Setup of run 1:
// ntt_bfu
module ntt_bfu
(
    input                   clk,
    input                   rstn,
    input  [14-1:0] in1,
    input  [14-1:0] in2,
    input  [14-1:0] gamma,
    input                   op,
    output [14-1:0] out1,
    output [14-1:0] out2
);
bfu_v1 bfu1(.clk(clk), .rstn(rstn), .in1(in1), .in2(in2),
            .gamma(gamma), .op(op), .p('d12289), ._p('d1073729535), .mu('d922759167),
            .out1(out1), .out2(out2));
endmodule
export LEC_CHECK = 0
export ABC_AREA = 1
export CAP_MARGIN = 5
export CELL_PAD_IN_SITES_DETAIL_PLACEMENT = 0
export CORE_MARGIN = 2
export CORE_UTILIZATION = 72
export CTS_CLUSTER_DIAMETER = 167
export GPL_TIMING_DRIVEN = 1
export HOLD_SLACK_MARGIN = -0.05
export MAX_ROUTING_LAYER = met4
export PLACE_DENSITY = 0.67
export SETUP_SLACK_MARGIN = -0.16
export SLEW_MARGIN = 20
export TNS_END_PERCENT = 75
create_clock -name core_clock -period 4.99 [get_ports {clk}]
run.sh (not shown) runs the stock make flow with config.mk's settings and CLKGATE_MAP_FILE=.
| run 1 | all stages done | FAIL | setup timing |
Here is what was changed in the inputs of run 2 compared with run 1.
# run 1
export LEC_CHECK = 0
export ABC_AREA = 1
export CAP_MARGIN = 5
export CELL_PAD_IN_SITES_DETAIL_PLACEMENT = 0
export CORE_MARGIN = 2
export CORE_UTILIZATION = 72
export CTS_CLUSTER_DIAMETER = 167
export GPL_TIMING_DRIVEN = 1
export HOLD_SLACK_MARGIN = -0.05
export MAX_ROUTING_LAYER = met4
export PLACE_DENSITY = 0.67
export SETUP_SLACK_MARGIN = -0.16
export SLEW_MARGIN = 20
export TNS_END_PERCENT = 75
create_clock -name core_clock -period 4.99 [get_ports {clk}]
# run 2
export LEC_CHECK = 0
export ABC_AREA = 1
export CAP_MARGIN = 5
export CELL_PAD_IN_SITES_DETAIL_PLACEMENT = 0
export CORE_MARGIN = 2
export CORE_UTILIZATION = 72
export CTS_CLUSTER_DIAMETER = 167
export GPL_TIMING_DRIVEN = 1
export HOLD_SLACK_MARGIN = -0.05
export MAX_ROUTING_LAYER = met4
export PLACE_DENSITY = 0.41
export SETUP_SLACK_MARGIN = 1.39
export SLEW_MARGIN = 20
export TNS_END_PERCENT = 75
create_clock -name core_clock -period 4.75 [get_ports {clk}]
## What came out
Sequential cell area fraction in the yosys report of run 1 is on par with run 2.
Re placed instance area: run 2 and run 1 aren't equal, and the lower value belongs to run 1.
Starting density of the core: run 2 vs run 1 identical
Synthesis-stage register bit count: run 1 vs run 2 identical
Floorplan die width: run 1 vs run 2 identical
Run 2 did not finish; the tool stopped in global routing (5_1_grt) with error DPL-0038.
Between run 2 and run 1, it is run 2 whose post-placement setup slack is lower, by 0.16 ns.
Post-CTS setup buffer count, run 2 and run 1: lower on run 1
On placed instance count, run 2 and run 1 are basically level.
Detailed-placement wirelength estimate: run 2 > run 1
Compared with run 1, in run 2 synthesized cell count ~0 delta; synthesized chip area reported by yosys neither gained nor lost much.
### run 2 -> run 3
# run 2
export LEC_CHECK = 0
export ABC_AREA = 1
export CAP_MARGIN = 5
export CELL_PAD_IN_SITES_DETAIL_PLACEMENT = 0
export CORE_MARGIN = 2
export CORE_UTILIZATION = 72
export CTS_CLUSTER_DIAMETER = 167
export GPL_TIMING_DRIVEN = 1
export HOLD_SLACK_MARGIN = -0.05
export MAX_ROUTING_LAYER = met4
export PLACE_DENSITY = 0.41
export SETUP_SLACK_MARGIN = 1.39
export SLEW_MARGIN = 20
export TNS_END_PERCENT = 75
create_clock -name core_clock -period 4.75 [get_ports {clk}]
# run 3
export LEC_CHECK = 0
export ABC_AREA = 1
export CAP_MARGIN = 0
export CELL_PAD_IN_SITES_DETAIL_PLACEMENT = 0
export CORE_ASPECT_RATIO = 0.87
export CORE_MARGIN = 2
export CORE_UTILIZATION = 72
export CTS_CLUSTER_DIAMETER = 48
export GPL_TIMING_DRIVEN = 1
export HOLD_SLACK_MARGIN = -0.05
export MAX_ROUTING_LAYER = met5
export PLACE_DENSITY = 0.65
export SETUP_SLACK_MARGIN = -0.45
export SLEW_MARGIN = 20
export TNS_END_PERCENT = 40
create_clock -name core_clock -period 4.5 [get_ports {clk}]
## What came out
Relative to run 2, chip height decreased by 6.6% in run 3. | width of the chip | run 3 vs run 2 | 15 um higher |. Between run 3 and run 2, the die size does not differ in any meaningful way. Every stage of run 3 finished as expected; the final checks, on the other hand, flagged setup timing, which means the layout fails. [run 3 vs run 2] number of cells upsized or downsized after cts: lower in run 3.
Setup changes, run 3 to run 4
# run 3
export LEC_CHECK = 0
export ABC_AREA = 1
export CAP_MARGIN = 0
export CELL_PAD_IN_SITES_DETAIL_PLACEMENT = 0
export CORE_ASPECT_RATIO = 0.87
export CORE_MARGIN = 2
export CORE_UTILIZATION = 72
export CTS_CLUSTER_DIAMETER = 48
export GPL_TIMING_DRIVEN = 1
export HOLD_SLACK_MARGIN = -0.05
export MAX_ROUTING_LAYER = met5
export PLACE_DENSITY = 0.65
export SETUP_SLACK_MARGIN = -0.45
export SLEW_MARGIN = 20
export TNS_END_PERCENT = 40
create_clock -name core_clock -period 4.5 [get_ports {clk}]
# run 4
export LEC_CHECK = 0
export CAP_MARGIN = 40
export CELL_PAD_IN_SITES_DETAIL_PLACEMENT = 0
export CORE_MARGIN = 2
export CORE_UTILIZATION = 57
export CTS_CLUSTER_DIAMETER = 48
export CTS_CLUSTER_SIZE = 56
export GPL_TIMING_DRIVEN = 1
export HOLD_SLACK_MARGIN = -0.05
export MAX_ROUTING_LAYER = met4
export PLACE_DENSITY_LB_ADDON = 0.1
export SETUP_SLACK_MARGIN = 0.68
export SLEW_MARGIN = 20
export TNS_END_PERCENT = 40
create_clock -name core_clock -period 2.38 [get_ports {clk}]
Looking at post-route fraction of the period consumed by the critical path across run 3 and run 4, the one that comes out higher is run 4.
Looking at first-pass iteration count of the detailed router, run 4 sits 18 lower than run 3 does.
| run 4 | all stages done | FAIL | setup timing |
Reported for run 3 and run 4, register bit count reported by yosys turned out identical to the last digit.
The yosys stat chip area of run 4 falls short of that of run 3 by about 3.3%.
The run showing the smaller logic share of the area is run 4.
Run 4 leaves less setup margin than run 3.


== willow ==
ntt_bfu again, from the RTL that the note above started with.
## ntt_bfu
module ntt_bfu
(
    input                   clk,
    input                   rstn,
    input  [14-1:0] in1,
    input  [14-1:0] in2,
    input  [14-1:0] gamma,
    input                   op,
    output [14-1:0] out1,
    output [14-1:0] out2
);
make LEC_CHECK=0 ABC_AREA=0 CAP_MARGIN=5 CELL_PAD_IN_SITES_DETAIL_PLACEMENT=0 CORE_MARGIN=2 CORE_UTILIZATION=72 CTS_CLUSTER_DIAMETER=167 GPL_TIMING_DRIVEN=1 HOLD_SLACK_MARGIN=-0.05 MAX_ROUTING_LAYER=met4 PLACE_DENSITY=0.67 SETUP_SLACK_MARGIN=1.42 SLEW_MARGIN=20 TNS_END_PERCENT=75 finish   # period 4.99 ns
For willow, the flow was terminated by a tool error in 5_1_grt and produced no final design.
Setup changes, willow to xenon
Settings: removing MAX_ROUTING_LAYER (formerly met4); removing HOLD_SLACK_MARGIN (formerly -0.05); removing GPL_TIMING_DRIVEN (formerly 1); removing CELL_PAD_IN_SITES_DETAIL_PLACEMENT (formerly 0); changing CAP_MARGIN from 5 to 0; removing SETUP_SLACK_MARGIN (formerly 1.42); changing PLACE_DENSITY from 0.67 to 0.6; removing ABC_AREA (formerly 0); removing TNS_END_PERCENT (formerly 75); changing CTS_CLUSTER_DIAMETER from 167 to 90; changing the clock period (ns, I/O delays scaled along) from 4.99 to 5.59.
## What came out
- Between willow and xenon, the synthesized area figures differ only marginally.
- Post-DP HPWL: xenon vs willow down 7.1%
- Pre-CTS setup slack: xenon lower than willow
- Layout checks on xenon: not met. Flow itself completed; violations: negative setup slack.
- On die area, willow tracks xenon almost exactly.
- xenon against willow: number of placed instances with taps included went down about 1%, total number of H-tree levels comparable.
#### Input delta (tundra over xenon)
Settings: PLACE_DENSITY_LB_ADDON now 0.05, previously not set; CAP_MARGIN now 20, was 0; PLACE_DENSITY no longer set, was 0.6; CTS_CLUSTER_DIAMETER no longer set, was 90; SETUP_SLACK_MARGIN now 1.66, previously not set.
[summary]
Finished, but not clean: xenon, with negative setup slack.
tundra never completed, since it errored out during 5_1_grt.
The cell total after placement on xenon is in line with that on tundra.
tundra ends up with a final weighted congestion of routability-driven global placement that is 0.0091 lower than in xenon.
xenon and tundra ended up with nearly the same sequential area share after synthesis.
Changes in indigo relative to tundra:
Settings: a deleted PLACE_DENSITY_LB_ADDON that had been 0.05; a change of SETUP_SLACK_MARGIN from 1.66 to -0.39; a change of the clock period (ns, I/O delays scaled along) from 5.59 to 5.89.
In terms of worst-case clock buffer depth, tundra and indigo differ only marginally.
Taking tundra as the reference, in indigo post-synthesis cell count from yosys barely changed, chip area estimate from yosys synthesis barely changed, die size barely changed.
Number of nets produced by synthesis came out exactly the same in indigo and tundra.
Nothing crashed in indigo and all stages finished; the problem is that the final layout failed, the offending checks being negative setup slack.
Here is what was changed in the inputs of quartz compared with indigo.
Settings: clearing SETUP_SLACK_MARGIN, which used to be -0.39; putting PLACE_DENSITY at 0.6 where nothing was set; swapping 72 for 70 in CORE_UTILIZATION; putting CTS_CLUSTER_SIZE at 35 where nothing was set.
==> comparison <==
quartz against indigo: layout overhead on the synthesized area increased by 2.4 points relative to the old numbers; sequential share of layout area decreased by 0.77 points relative to the old numbers.
Capture point of the critical path: out1[7] -> indigo, out1[12] -> quartz
Changes observed in quartz relative to indigo: worst hold slack saw an increase; worst setup slack after layout rose 0.14 ns.
Reported for quartz and indigo, final global-route overflow total turned out identical to the last digit.
Of the runs quartz and indigo, none of them finished clean.
STATUS run=indigo STAGES=ALL_DONE FINAL_CHECKS=FAILED CAUSE=negative setup slack
Summary of quartz over indigo: die width climbed about 1.4%, area of all sequential standard cells barely changed.
